==> inputs of branch harbor <==
==> flow/design.v (excerpt) <==
module manager(
input clk,rst,rstk,sw,
input [0:0]next,
input [3:0]n,
input [2:0]mode,
input [9:0]moneyget,
input [9:0]timeget,
input swm,
input [0:0]nextt,
output reg[9:0]initial_money,
output reg [9:0]per_money,
output reg[9:0]num_of_park,
output reg[9:0]initial_vipmoney,
output reg [9:0]averagetime,
output reg[63:0]show
    );
Settings: LEC_CHECK=0, ABC_AREA=1, CAP_MARGIN=20, CORE_MARGIN=2, CORE_UTILIZATION=72, CTS_CLUSTER_DIAMETER=167, CTS_CLUSTER_SIZE=96, PLACE_DENSITY=0.38, SLEW_MARGIN=20, TNS_END_PERCENT=10; clock period 52.9 ns.
run.sh (not shown) runs the stock make flow with config.mk's settings and CLKGATE_MAP_FILE=.
==> branch yarrow: changes against branch harbor <==
==> flow/config.mk (replaced) <==
export PLATFORM = sky130hd
export DESIGN_NAME = manager
export DESIGN_NICKNAME = manager
export VERILOG_FILES = /design/flow/design.v
export SDC_FILE = /design/flow/constraint.sdc
export NUM_CORES = 4
export LEC_CHECK = 0
export ABC_AREA = 1
export CAP_MARGIN = 15
export CELL_PAD_IN_SITES_GLOBAL_PLACEMENT = 0
export CORE_MARGIN = 2
export CORE_UTILIZATION = 70
export CTS_CLUSTER_DIAMETER = 227
export GPL_ROUTABILITY_DRIVEN = 1
export GPL_TIMING_DRIVEN = 1
export MAX_ROUTING_LAYER = met4
export MIN_ROUTING_LAYER = met1
export SETUP_SLACK_MARGIN = 2.35
export SLEW_MARGIN = 20
==> flow/constraint.sdc (replaced) <==
create_clock -name core_clock -period 68.2 [get_ports {clk}]
set_input_delay 13.6400 -clock core_clock [delete_from_list [all_inputs] [get_ports {clk}]]
set_output_delay 13.6400 -clock core_clock [all_outputs]
set_load 0.01 [all_outputs]
==> results.txt <==
Quick summary of the implementation run below.

The flow ran to the end and the layout has no timing, DRC or antenna violations. The number of buffers added by the clock tree synthesis step came out at 36. The number of H-tree levels is 2. The total setup buffers inserted after CTS is 37. The placed wire-length estimate after detailed placement came out at 152,000 um. The cell count after placement is 11,946.

The floorplan core density came out at 0.708. Timing analysis after detailed placement gives a worst setup slack of -1720 ps. According to the floorplan report, the die width is 312 um. The placer congestion estimate is 0.993.

The core box area came out at 93,500 sq um. The total placed instance area came out at 70,500 sq um. The placement row count came out at 112. The total die area is 97,100 sq um.
(the above is from branch yarrow)
==> results.txt <==
Main metrics from the flow reports.

The flow did not finish. In this run the number of H-tree levels came out at 1. The total placed instance area came out at 82,700 sq um.

The first error in the log reads "[ERROR DPL-0038] Utilization greater than 100%, impossible to legalize". The placed wire-length estimate after detailed placement came out at 181,000 um. The number of buffers added by the clock tree synthesis step came out at 9.

The floorplan step records an initial core utilization of 0.725. The placer congestion estimate came out at 0.995. The run ended at global routing (5_1_grt). The cell count after placement is 13,447.
(the above is from branch harbor)

==> build 84 <==
==> flow/design.v <==
`timescale 1ns / 1ps
module change(
input clk,
input [9:0] n,
output reg[7:0]s1,
output reg[7:0]s2,
output reg[7:0]s3
    );
parameter zero = 8'b11000000;  
parameter one = 8'b11111001;   
parameter two = 8'b10100100;   
parameter three = 8'b10110000; 
parameter four = 8'b10011001;  
parameter five = 8'b10010010;  
parameter six = 8'b10000010;   
parameter seven = 8'b11111000; 
parameter eight = 8'b10000000; 
parameter nine = 8'b10010000;  
always@(posedge clk)begin
    case(n/100)
         0: s1<=zero;
         1: s1<=one;
         2: s1<=two;
         3: s1<=three;
         4: s1<=four;
         5: s1<=five;
         6: s1<=six;
         7: s1<=seven;
         8: s1<=eight;
         9: s1<=nine;
    endcase
    case((n-(n/100)*100)/10)
         0: s2<=zero;
         1: s2<=one;
         2: s2<=two;
         3: s2<=three;
         4: s2<=four;
         5: s2<=five;
         6: s2<=six;
         7: s2<=seven;
         8: s2<=eight;
         9: s2<=nine;
    endcase
    case(n-(n/100)*100-((n-(n/100)*100)/10)*10)
         0: s3<=zero;
         1: s3<=one;
         2: s3<=two;
         3: s3<=three;
         4: s3<=four;
         5: s3<=five;
         6: s3<=six;
         7: s3<=seven;
         8: s3<=eight;
         9: s3<=nine;
        endcase
end
endmodule
`timescale 1ns / 1ps
module turn(
input clk,rst,sw,
input [0:0]next,
input [3:0]n,  
output [9:0] num, 
output reg signed [31:0] n1,
output reg signed [31:0] n2,
output reg signed [31:0] n3,
output reg[7:0] show1,
output reg[7:0]show2,
output reg[7:0]show3
    );
reg [2:0]state,next_state;
parameter zero = 8'b11000000;  
parameter one = 8'b11111001;   
parameter two = 8'b10100100;   
parameter three = 8'b10110000; 
parameter four = 8'b10011001;  
parameter five = 8'b10010010;  
parameter six = 8'b10000010;   
parameter seven = 8'b11111000; 
parameter eight = 8'b10000000; 
parameter nine = 8'b10010000;  
parameter none=8'b11110111;
parameter start=3'b000;
parameter bai=3'b000;
parameter shi=3'b010;
parameter ge=3'b011;
reg [0:0]o;
reg flag1;
reg flag2;
reg e;
always@(posedge clk)
 if(n==12)e<=1'b1;
 else e<=1'b0;
wire [0:0]flag_out;
assign flag_out = (!flag2) && flag1;
always@(posedge clk)begin
	if(rst==1)begin
		flag1 <= 1'b0;
		flag2 <= 1'b0;
	end
	else begin
		flag1 <= e;
		flag2 <= flag1 ;
	end
end
always@(posedge clk)
    if(rst)begin   
        state<=bai;
    end
    else
    if(flag_out&&sw)
              state<=next_state;
always@(posedge clk)
    if(rst) next_state<=bai;
    else
    if(sw)
    case(state)
        bai:
            next_state<=shi;
        shi:
            next_state<=ge;
        ge:
            next_state<=bai;
    endcase
assign
 num=100*n1+10*n2+n3;
always@(posedge clk)
        if(rst)
        begin 
                n1<=0;
                n2<=0;
                n3<=0;
        end
        else if(sw)begin
        case(state)
                    bai:if(n<=9)n1<=n;
                    shi:if(n<=9)n2<=n;
                    ge:if(n<=9)n3<=n;
                endcase
        end       
always@(posedge clk)
    if(rst)
    begin    
        show1<=none;
        show2<=none;
        show3<=none;
    end
    else if(sw)
    begin
        case(n1)
            0: show1<=zero;
            1: show1<=one;
            2: show1<=two;
            3: show1<=three;
            4: show1<=four;
            5: show1<=five;
            6: show1<=six;
            7: show1<=seven;
            8: show1<=eight;
            9: show1<=nine;
        endcase
        case(n2)
            0: show2<=zero;
            1: show2<=one;
            2: show2<=two;
            3: show2<=three;
            4: show2<=four;
            5: show2<=five;
            6: show2<=six;
            7: show2<=seven;
            8: show2<=eight;
            9: show2<=nine;
        endcase
        case(n3)
            0: show3<=zero;
            1: show3<=one;
            2: show3<=two;
            3: show3<=three;
            4: show3<=four;
            5: show3<=five;
            6: show3<=six;
            7: show3<=seven;
            8: show3<=eight;
            9: show3<=nine;
               endcase
    end  
endmodule
`timescale 1ns / 1ps
module manager(
input clk,rst,rstk,sw,
input [0:0]next,
input [3:0]n,
input [2:0]mode,
input [9:0]moneyget,
input [9:0]timeget,
input swm,
input [0:0]nextt,
output reg[9:0]initial_money,
output reg [9:0]per_money,
output reg[9:0]num_of_park,
output reg[9:0]initial_vipmoney,
output reg [9:0]averagetime,
output reg[63:0]show
    );  
    reg nextti;
integer sumofcar;
reg [9:0]totaltime; 
reg [9:0]totalmoney;  
parameter set=3'b000;   
parameter ok=3'b001; 
parameter fail=3'b010;
parameter simoney=3'b011; 
parameter spmoney=3'b100; 
parameter snopark=3'b101;
parameter svmoney=3'b110;
parameter satime=3'b111;
parameter set_initial_money=3'b001;  
parameter set_per_money=3'b010;  
parameter set_initial_vipmoney=3'b011;  
parameter empty_park=3'b100;  
parameter set_park=3'b101;  
parameter show_money=3'b110;   
parameter zero = 8'b11000000;  
parameter one = 8'b11111001;   
parameter two = 8'b10100100;   
parameter three = 8'b10110000;
parameter four = 8'b10011001;  
parameter five = 8'b10010010;  
parameter six = 8'b10000010;   
parameter seven = 8'b11111000; 
parameter eight = 8'b10000000; 
parameter nine = 8'b10010000;  
parameter _A = 8'b10001000;    
parameter _B = 8'b10000011;    
parameter _C = 8'b11000110;    
parameter _D = 8'b10100001;    
parameter _E = 8'b10000110;    
parameter _F = 8'b10001110;    
parameter _G = 8'b11000010;    
parameter _H = 8'b10001001;    
parameter _I = 8'b11110000;    
parameter _J = 8'b11110001;    
parameter _K = 8'b10001010;    
parameter _L = 8'b11000111;    
parameter _M = 8'b11001000;    
parameter _N = 8'b10101011;    
parameter _O = 8'b10100011;    
parameter _P = 8'b10001100;    
parameter _Q = 8'b10011000;    
parameter _R = 8'b11001110;    
parameter _S = 8'b10110110;    
parameter _T = 8'b10000111;    
parameter _U = 8'b11000001;    
parameter _V = 8'b11100011;   
parameter _W = 8'b10000001;    
parameter _X = 8'b10011011;    
parameter _Y = 8'b10010001;    
parameter _Z = 8'b10100101;    
reg swt;
wire [9:0]num;
wire [3:0]n1t;
wire [3:0]n2t;
wire [3:0]n3t;
wire [7:0]show1t;
wire [7:0]show2t;
wire [7:0]show3t;
reg [2:0]state;
reg [2:0]next_state;
wire[7:0]im1;
wire[7:0]im2;
wire[7:0]im3;
wire[7:0]pm1;
wire[7:0]pm2;
wire[7:0]pm3;
wire[7:0]vim1;
wire[7:0]vim2;
wire[7:0]vim3;
wire[7:0]np1;
wire[7:0]np2;
wire[7:0]np3;
wire[7:0]at1;
wire[7:0]at2;
wire[7:0]at3;
turn t(.clk(clk),.rst(rstk),.sw(swt),.next(nextt),.n(n),.num(num),.n1(n1t),.n2(n2t),.n3(n3t),.show1(show1t),.show2(show2t),.show3(show3t));
change im(.clk(clk),.n(initial_money),.s1(im1),.s2(im2),.s3(im3));
change pm(.clk(clk),.n(per_money),.s1(pm1),.s2(pm2),.s3(pm3));
change vim(.clk(clk),.n(initial_vipmoney),.s1(vim1),.s2(vim2),.s3(vim3));
change np(.clk(clk),.n(num_of_park),.s1(np1),.s2(np2),.s3(np3));
change at(.clk(clk),.n(averagetime),.s1(at1),.s2(at2),.s3(at3));
reg e;
reg flag1;
reg flag2;
wire [0:0]flag_out;
always@(posedge clk)
 if(n==10)e<=1'b1;
 else e<=1'b0;
assign flag_out = (!flag2) && flag1;
always@(posedge clk)begin
	if(rst==1)begin
		flag1 <= 1'b0;
		flag2 <= 1'b0;
	end
	else begin
		flag1 <= e;
		flag2 <= flag1 ;
	end
end
reg flag11;
reg flag22;
wire [0:0]flag_out1;
assign flag_out1 = (!flag22) && flag11;
always@(posedge clk)begin
	if(rst==1)begin
		flag11 <= 1'b0;
		flag22 <= 1'b0;
	end
	else begin
		flag11 <= next;
		flag22 <= flag11 ;
	end
end
always@(posedge clk)    
      if(rst)
         begin
       if(mode==show_money)
            begin
               state<=simoney;
            end
            else begin 
              state<=set;
            end
       end
      else begin
         if(flag_out)begin
            state<=next_state;          
         end
      end
always@(posedge clk)
  if(rst)begin
  initial_money<=9;
          per_money<=5;        
          initial_vipmoney<=8;
          swt<=1'b1;
          num_of_park<=8;
          show<={8'b11111111,_M,_A,_N,_A,_G,_E,_R};    
end
  else 
  if(sw)begin    if(state==ok||state==fail)begin case(state)
   ok:
                                               show<={8'b11111111,_S,_U,_C,_C,_E,_S,_S};
                                           fail:
                                               show<={24'b11111111_11111111_11111111,_E,_R,_R,_O,_R};
                                               endcase
  end
  else if(sw)
                     case(mode)
                         set_initial_money:begin
                             show<={one,32'b11111111_11111111_11111111_11111111,show1t,show2t,show3t};
                             if(next&&num<20)
                             initial_money<=num;
                         end
                         set_per_money:begin
                             show<={two,32'b11111111_11111111_11111111_11111111,show1t,show2t,show3t}; 
                             if(next&&num<20)
                             per_money<=num;
                         end  
                         set_initial_vipmoney:begin
                             show<={three,32'b11111111_11111111_11111111_11111111,show1t,show2t,show3t}; 
                             if(next&&num<20)
                             initial_vipmoney<=num;
                         end
                         empty_park:
                             show<={four,16'b11111111_11111111,_E,_M,_P,_T,_Y}; 
                         set_park:begin
                             show<={five,32'b11111111_11111111_11111111_11111111,show1t,show2t,show3t};
                             if(next&&num<20)
                             num_of_park<=num;
                             end
                         show_money:
                               case(state)
                                          simoney:
                                              show<={one,one,one,16'b11111111_11111111,im1,im2,im3};
                                          spmoney:
                                              show<={two,two,two,16'b11111111_11111111,pm1,pm2,pm3}; 
                                          snopark:
                                              show<={three,three,three,16'b11111111_11111111,np1,np2,np3};
                                          svmoney:
                                              show<={four,four,four,16'b11111111_11111111,vim1,vim2,vim3};
                                          satime: 
                                              show<={seven,seven,seven,16'b11111111_11111111,at1,at2,at3};
                                          default:
                                          show<={one,one,one,16'b11111111_11111111,im1,im2,im3};
                                              endcase
                     endcase    
end
always@(posedge clk)      
    if(rst) next_state<=set;
    else
    begin
                   if(state==ok||state==fail)begin
                   next_state<=set;
                   end
                   else
                        case(mode)
                            set_initial_money:
                             if(num<20)
                                   next_state<=ok;
                                   else  next_state<=fail;
                            set_per_money:
                          if(num<20)
                                   next_state<=ok;
                              else  next_state<=fail;
                            set_initial_vipmoney:
                              if(num<20)
                                   next_state<=ok;
                                   else  next_state<=fail;
                            set_park:
                              if(num<20)
                                   next_state<=ok;
                                 else  next_state<=fail;
                            empty_park:
                                 next_state<=ok;
                            show_money:
                            case(state)
                            simoney:
                                 next_state<=spmoney;
                            spmoney:
                                 next_state<=snopark;
                            snopark:
                                 next_state<=svmoney;
                            svmoney:
                                 next_state<=satime;
                            default:
                                 next_state<= simoney;
                             endcase
                        endcase
                    end
always@(posedge clk)
  if(rst)begin
      totaltime<=0;
      totalmoney<=0;
      sumofcar<=0;
      averagetime<=0;
  end
  else if(swm)begin
      totaltime<=totaltime+timeget;
      totalmoney<=totalmoney+moneyget;
      sumofcar<=sumofcar+1;
      averagetime<=(sumofcar==0) ? 10'd0 : totaltime/sumofcar;
  end
endmodule
==> flow/run.sh <==
#!/bin/bash
# the make line also repeats each setting of config.mk as NAME=value (left out here)
make -C /OpenROAD-flow-scripts/flow DESIGN_CONFIG=/design/flow/config.mk WORK_HOME=/design/flow/orfs CLKGATE_MAP_FILE= finish
==> flow/config.mk <==
export PLATFORM = sky130hd
export DESIGN_NAME = manager
export DESIGN_NICKNAME = manager
export VERILOG_FILES = /design/flow/design.v
export SDC_FILE = /design/flow/constraint.sdc
export NUM_CORES = 4
export LEC_CHECK = 0
export CAP_MARGIN = 20
export CORE_MARGIN = 2
export CORE_UTILIZATION = 50
export CTS_CLUSTER_DIAMETER = 393
export SLEW_MARGIN = 20
export TNS_END_PERCENT = 100
==> flow/constraint.sdc <==
create_clock -name core_clock -period 98.4 [get_ports {clk}]
set_input_delay 19.6800 -clock core_clock [delete_from_list [all_inputs] [get_ports {clk}]]
set_output_delay 19.6800 -clock core_clock [all_outputs]
set_load 0.01 [all_outputs]
==> inputs of build 52, as changes to build 84 <==
==> flow/config.mk (replaced) <==
export PLATFORM = sky130hd
export DESIGN_NAME = manager
export DESIGN_NICKNAME = manager
export VERILOG_FILES = /design/flow/design.v
export SDC_FILE = /design/flow/constraint.sdc
export NUM_CORES = 4
export LEC_CHECK = 0
export ABC_AREA = 1
export CAP_MARGIN = 20
export CORE_MARGIN = 2
export CORE_UTILIZATION = 58
export SLEW_MARGIN = 20
export TNS_END_PERCENT = 5
==> flow/constraint.sdc (replaced) <==
create_clock -name core_clock -period 60.6 [get_ports {clk}]
set_input_delay 12.1200 -clock core_clock [delete_from_list [all_inputs] [get_ports {clk}]]
set_output_delay 12.1200 -clock core_clock [all_outputs]
set_load 0.01 [all_outputs]
==> comparison <==
Global-route usage: build 52 is higher than build 84 (5.6 points). Against build 84, the count of clock-buffer cells in the layout of build 52 is lower by 11. In build 84 the clock skew is higher than in build 52, by 0.0040 ns. Hold slack: build 52 is worse than build 84 (0.045 ns). Non-clock buffer count: build 52 is higher than build 84 (1981). Between build 52 and build 84, the lower wire length is in build 84 (gap 4.4%, measured against build 84). In build 84 the first-iteration DRC count is larger than in build 52, by 12%. Maximum frequency: build 84 is smaller than build 52 (31%). Sequential cell count is the same in build 52 and build 84. Build 52 reached the layout checks and failed them: setup timing. Build 84 went through all stages and came out clean.
==> figures <==
metric                                                                                build 52                 build 84
Number of placed cells counting well taps                                                13800                    11000
Combined area of all synthesized cells                                             66200 sq um              68400 sq um
Non-CTS buffers                                                                           2214                      233
Area fraction in full adders, half adders and majority gates                             0.221                    0.216
XOR/XNOR Area Share                                                                     0.0934                   0.0791
Fill cells                                                                                8186                    13300
Post-synthesis share of cell area spent on and-or and or-and gates                       0.178                    0.285
Routed length on met3                                                            13600 microns            15600 microns
Proportion of cell area occupied by registers                                           0.0768                   0.0952
Post-synthesis cell type with the largest instance count              sky130_fd_sc_hd__nand2_1    sky130_fd_sc_hd__ha_1
Average wire per cell in the routed design                                        16.1 microns             19.7 microns
Met3 Resource Use GR                                                                    0.0358                   0.0329
Arrival @ worst endpoint                                                              63.02 ns                 91.21 ns
Top Usage Layer GRT                                                                       met2                     met1
Outcome                                                             complete, but fails checks  complete, no violations
Layout check failures                                                             setup timing                        -
Clock Latency Late Sink                                                                0.59 ns                  0.62 ns
Die width                                                                          342 microns              374 microns
Pin count of the biggest net entering global routing                                        65                       61
Critical path buffer and inverter count                                                     90                       17
Clock network contribution to total cell area                                           0.0131                   0.0172
